==> inputs of exp/sierra <==
## System
module System(
	clk,
	rst,
	mbed,
	select,
	GreenBlueServoOut,
	RedServoOut,
	BinRecycleServoOut,
	RedBlueServoOut,
	GreenOtherServoOut,
	dispenseBlueLED,
	dispenseComplete,
	dispenseGreenLED,
	dispenseRedLED,
	mainState,
	mbedOutput,
	results,
	sortBlueLED,
	sortComplete,
	sortGreenLED,
	sortRedLED
);
input	clk;
input	rst;
input	[6:0] mbed;
input	[0:0] select;
output	GreenBlueServoOut;
output	RedServoOut;
output	BinRecycleServoOut;
output	RedBlueServoOut;
output	GreenOtherServoOut;
output	[0:0] dispenseBlueLED;
output	[0:0] dispenseComplete;
output	[0:0] dispenseGreenLED;
output	[0:0] dispenseRedLED;
output	[4:0] mainState;
output	[2:0] mbedOutput;
output	[2:0] results;
output	[0:0] sortBlueLED;
output	[0:0] sortComplete;
output	[0:0] sortGreenLED;
output	[0:0] sortRedLED;
wire	[1:0] conDispenseColour;
wire	[0:0] conDispenseStart;
wire	[2:0] conSortColour;
wire	[0:0] conSortStart;
wire	[2:0] controllerOutput;
wire	[0:0] dispenseComplete_ALTERA_SYNTHESIZED;
wire	[9:0] mainBinRecycle;
  ...
clock: 3.16 ns
lec_check: 0
abc_area: 1
cap_margin: 20
core_aspect_ratio: 0.5
core_margin: 2
core_utilization: 72
cts_cluster_diameter: 298
cts_cluster_size: 15
place_density_lb_addon: 0.21
setup_slack_margin: 0.95
slew_margin: 20
run.sh (not shown) runs the stock make flow with config.mk's settings and CLKGATE_MAP_FILE=.
==> exp/xenon (differences from exp/sierra) <==
- ABC_AREA: 1 -> default
- CORE_ASPECT_RATIO: 0.5 -> default
- CTS_CLUSTER_DIAMETER: 298 -> default
- CTS_CLUSTER_SIZE: 15 -> 10
- PLACE_DENSITY_LB_ADDON: 0.21 -> 0.19
- SETUP_SLACK_MARGIN: 0.95 -> 0.93
==> out/metrics.yaml <==
grt:
  grtUsageMet3_pct: 4.49
  gr-usage-met2_pct: 49.8
run_status:
  status: "no timing/DRC/antenna violations"
synth:
  compound_area_share_pct: 11.3
  syn_avg_cell_area_um2: 8.74
placement:
  place_area_um2: 18100
layout:
  sh_comb_area_pct: 45.8
power:
  swShare_pct: 22.0
critical_path:
  cp_data_arrival_time_ns: 2.64
# the run above: exp/xenon

==> out/metrics.yaml <==
synth:
  compound_area_share_pct: 12.7
  syn_avg_cell_area_um2: 7.25
critical_path:
  cp_data_arrival_time_ns: 1.52
grt:
  gr-usage-met2_pct: 51.2
run_status:
  status: "no timing/DRC/antenna violations"
power:
  swShare_pct: 24.1
# the run above: exp/sierra


==> trial 90: inputs <==
Starting RTL as in the previous note.
==> flow/design.v (excerpt) <==
module System(
	clk,
	rst,
	mbed,
	select,
	GreenBlueServoOut,
	RedServoOut,
	BinRecycleServoOut,
	RedBlueServoOut,
	GreenOtherServoOut,
	dispenseBlueLED,
	dispenseComplete,
	dispenseGreenLED,
	dispenseRedLED,
	mainState,
	mbedOutput,
	results,
	sortBlueLED,
	sortComplete,
	sortGreenLED,
	sortRedLED
);
==> flow/config.mk <==
export PLATFORM = sky130hd
export DESIGN_NAME = System
export DESIGN_NICKNAME = System
export VERILOG_FILES = /design/flow/design.v
export SDC_FILE = /design/flow/constraint.sdc
export NUM_CORES = 4
export LEC_CHECK = 0
export ABC_AREA = 1
export CAP_MARGIN = 0
export CORE_ASPECT_RATIO = 0.5
export CORE_MARGIN = 2
export CORE_UTILIZATION = 72
export CTS_CLUSTER_DIAMETER = 298
export CTS_CLUSTER_SIZE = 14
export PLACE_DENSITY_LB_ADDON = 0.19
export SETUP_SLACK_MARGIN = 0.95
export SLEW_MARGIN = 20
==> flow/constraint.sdc <==
create_clock -name core_clock -period 3.16 [get_ports {clk}]
set_input_delay 0.6320 -clock core_clock [delete_from_list [all_inputs] [get_ports {clk}]]
set_output_delay 0.6320 -clock core_clock [all_outputs]
set_load 0.01 [all_outputs]
==> build 81 (differences from trial 90) <==
==> flow/config.mk (replaced) <==
export PLATFORM = sky130hd
export DESIGN_NAME = System
export DESIGN_NICKNAME = System
export VERILOG_FILES = /design/flow/design.v
export SDC_FILE = /design/flow/constraint.sdc
export NUM_CORES = 4
export LEC_CHECK = 0
export ABC_AREA = 1
export CAP_MARGIN = 20
export CORE_MARGIN = 2
export CORE_UTILIZATION = 72
export SLEW_MARGIN = 20
==> flow/constraint.sdc (replaced) <==
create_clock -name core_clock -period 5.27 [get_ports {clk}]
set_input_delay 1.0540 -clock core_clock [delete_from_list [all_inputs] [get_ports {clk}]]
set_output_delay 1.0540 -clock core_clock [all_outputs]
set_load 0.01 [all_outputs]
==> build 26 (differences from trial 90) <==
==> flow/config.mk (replaced) <==
export PLATFORM = sky130hd
export DESIGN_NAME = System
export DESIGN_NICKNAME = System
export VERILOG_FILES = /design/flow/design.v
export SDC_FILE = /design/flow/constraint.sdc
export NUM_CORES = 4
export LEC_CHECK = 0
export ABC_AREA = 0
export CAP_MARGIN = 20
export CORE_MARGIN = 2
export CORE_UTILIZATION = 72
export CTS_CLUSTER_DIAMETER = 61
export CTS_CLUSTER_SIZE = 10
export HOLD_SLACK_MARGIN = 0.29
export PLACE_DENSITY_LB_ADDON = 0.12
export SETUP_SLACK_MARGIN = 0.93
export SLEW_MARGIN = 20
==> summary of the runs <==
The lowest routed wire length belongs to build 26, the highest to trial 90.
Build 26 completed with no timing, DRC or antenna violations. Build 81 finished with timing, DRC and antenna clean. Trial 90 passed the timing, DRC and antenna checks.
The highest combinational power belongs to trial 90, the lowest to build 81.
The highest count of clock-buffer cells in the layout belongs to build 81, the lowest to trial 90.
Via count: trial 90 > build 81 > build 26.
In build 26 the synthesized cell count is lower than in trial 90, by 22%.
Register-to-register slack: trial 90 is higher than build 26 (210 ps).
Between build 26 and trial 90, the lower non-clock buffer count is in trial 90 (gap 16).
Of trial 90 and build 81, trial 90 has the higher clock power (gap 27%, measured against build 81).
Power: build 26 is larger than build 81 (59%).
Cell area: build 81 > trial 90 > build 26.

==> inputs of run M <==
System again, from the RTL that the note above started with.
export LEC_CHECK = 0
export ABC_AREA = 1
export CAP_MARGIN = 20
export CORE_ASPECT_RATIO = 0.5
export CORE_MARGIN = 2
export CORE_UTILIZATION = 72
export CTS_CLUSTER_DIAMETER = 298
export CTS_CLUSTER_SIZE = 14
export PLACE_DENSITY_LB_ADDON = 0.21
export SETUP_SLACK_MARGIN = 0.95
export SLEW_MARGIN = 20
create_clock -name core_clock -period 3.16 [get_ports {clk}]
==> inputs of run A, as changes to run M <==
==> flow/config.mk (replaced) <==
export PLATFORM = sky130hd
export DESIGN_NAME = System
export DESIGN_NICKNAME = System
export VERILOG_FILES = /design/flow/design.v
export SDC_FILE = /design/flow/constraint.sdc
export NUM_CORES = 4
export LEC_CHECK = 0
export ABC_AREA = 1
export CAP_MARGIN = 20
export CORE_MARGIN = 2
export CORE_UTILIZATION = 72
export CTS_CLUSTER_DIAMETER = 298
export SLEW_MARGIN = 20
==> flow/constraint.sdc (replaced) <==
create_clock -name core_clock -period 4.7 [get_ports {clk}]
set_input_delay 0.9400 -clock core_clock [delete_from_list [all_inputs] [get_ports {clk}]]
set_output_delay 0.9400 -clock core_clock [all_outputs]
set_load 0.01 [all_outputs]
==> inputs of run G, as changes to run M <==
==> flow/config.mk (replaced) <==
export PLATFORM = sky130hd
export DESIGN_NAME = System
export DESIGN_NICKNAME = System
export VERILOG_FILES = /design/flow/design.v
export SDC_FILE = /design/flow/constraint.sdc
export NUM_CORES = 4
export LEC_CHECK = 0
export CAP_MARGIN = 20
export CORE_MARGIN = 2
export CORE_UTILIZATION = 72
export CTS_CLUSTER_SIZE = 10
export HOLD_SLACK_MARGIN = 0.29
export PLACE_DENSITY_LB_ADDON = 0.19
export SETUP_SLACK_MARGIN = 0.93
export SLEW_MARGIN = 5
==> qor summary <==
Outcome: run G no timing/DRC/antenna violations; run M no timing/DRC/antenna violations; run A no timing/DRC/antenna violations
Reg-to-reg critical path startpoint: run G b2v_inst2.state[4]; run M b2v_inst2.controlSignal[2]; run A b2v_inst2.start
Post-Syn Instances: run G 2009; run M 2571; run A 2571
Rows: run G 57; run M 41; run A 58
Share of the final layout cell area in sequential cells: run G 0.410; run M 0.396; run A 0.387
Mean instance size in the synthesized netlist: run G 8.74 sq um; run M 7.25 sq um; run A 7.25 sq um
Cell leakage power: run G 7.67 nW; run M 8.34 nW; run A 8.49 nW
Count leader, synth: run G sky130_fd_sc_hd__dfxtp_1; run M sky130_fd_sc_hd__nand2_1; run A sky130_fd_sc_hd__nand2_1
Initial DRC count: run G 902; run M 1403; run A 1407
Class of the worst hold path: run G in -> reg; run M reg -> reg; run A reg -> reg
Worst hold endpoint: run G b2v_RedBlueServo.RCServo_position[4]; run M b2v_inst2.results[0]; run A b2v_inst2.results[1]
Post-route fraction of the period consumed by the critical path: run G 0.698; run M 0.683; run A 0.782
Count of unique library cells instantiated by Yosys: run G 74; run M 55; run A 55
WL per Instance: run G 15.9 microns; run M 13.9 microns; run A 13.9 microns
Max-area cell share: run G 0.456; run M 0.430; run A 0.430
Path length in cells of the critical path: run G 6; run M 1; run A 5
Total placed cells including tap cells: run G 2308; run M 2910; run A 2884
Required time of the critical path: run G 3.58 ns; run M 2.53 ns; run A 3.76 ns
Arrival time of data at the critical path endpoint: run G 2.63 ns; run M 1.53 ns; run A 2.73 ns
Highest ir drop seen on vdd: run G 0.458 mV; run M 0.334 mV; run A 0.368 mV
Count of inserted tapcells: run G 324; run M 344; run A 330

==> run P <==
System again, from the RTL that the note above started with.
Settings: LEC_CHECK=0, CAP_MARGIN=0, CELL_PAD_IN_SITES_DETAIL_PLACEMENT=0, CELL_PAD_IN_SITES_GLOBAL_PLACEMENT=2, CORE_MARGIN=4, CORE_UTILIZATION=41, CTS_CLUSTER_DIAMETER=45, GPL_TIMING_DRIVEN=1, PLACE_DENSITY_LB_ADDON=0.21, SLEW_MARGIN=0; clock period 3.98 ns.
==> run B (differences from run P) <==
==> flow/config.mk (replaced) <==
export PLATFORM = sky130hd
export DESIGN_NAME = System
export DESIGN_NICKNAME = System
export VERILOG_FILES = /design/flow/design.v
export SDC_FILE = /design/flow/constraint.sdc
export NUM_CORES = 4
export LEC_CHECK = 0
export CAP_MARGIN = 20
export CORE_MARGIN = 2
export CORE_UTILIZATION = 40
export SLEW_MARGIN = 20
==> flow/constraint.sdc (replaced) <==
create_clock -name core_clock -period 10.0 [get_ports {clk}]
set_input_delay 2.0000 -clock core_clock [delete_from_list [all_inputs] [get_ports {clk}]]
set_output_delay 2.0000 -clock core_clock [all_outputs]
set_load 0.01 [all_outputs]
==> notes <==
Run B produced a clean layout. Run P went through all stages and came out clean. In run B the first-iteration DRC count is higher than in run P, by 8.1%. In sequential power, run P is at 2.5 times the value of run B. Of run P and run B, run B has the higher sequential share of layout area (gap 0.93 points). In run P the hold slack is lower than in run B, by 0.0060 ns. Between run P and run B, the lower die size is in run B (gap about 1.3%, measured against run B). In run B the clock-buffer cell count is lower than in run P, by 8. The combinational power of run P is 2.6 times that of run B. Global-route usage: run B is lower than run P (0.22 points). Between run B and run P, the lower final area is in run B (gap 2.3%, measured against run P). In clock power, run P is at 3.1 times the value of run B.
==> figures <==
Layout Utilization: run P 48.2%; run B 46.0%
Worst Path Max Fanout: run P 12; run B 34
Tightest slew margin relative to the limit: run P 20.1%; run B 43.1%
Area of combinational cells with multiple inputs: run P 8850 um^2; run B 8850 um^2
Instance count after placement with tap cells included: run P 2514; run B 2554
Leak: run P 7.80 nW; run B 7.56 nW
Power dissipated in the clock network: run P 5.20 mW; run B 1.66 mW
Via count of the first global-routing pass: run P 12800; run B 13100
HPWL after detailed placement: run P 26200 um; run B 24400 um
Result of the run: run P finished clean; run B finished clean
Starting DRC count in detailed routing: run P 653; run B 706
Via density: run P 5.12; run B 5.10
Clock skew: run P 0.0206 ns; run B 0.0294 ns
Die X-Extent: run P 215 um; run B 213 um
Routed length on met2: run P 17100 um; run B 16300 um
Row count: run P 75; run B 76
Transition at the pin with the smallest max-transition slack: run P 1.20 ns; run B 0.846 ns
Drt total wl: run P 38500 um; run B 36100 um
Clk network pwr share: run P 53.1%; run B 47.7%
Peak supply drop: run P 320 uV; run B 120 uV
Total GRT Usage: run P 16.5%; run B 16.3%
Power is estimated from default activity; no workload was simulated.
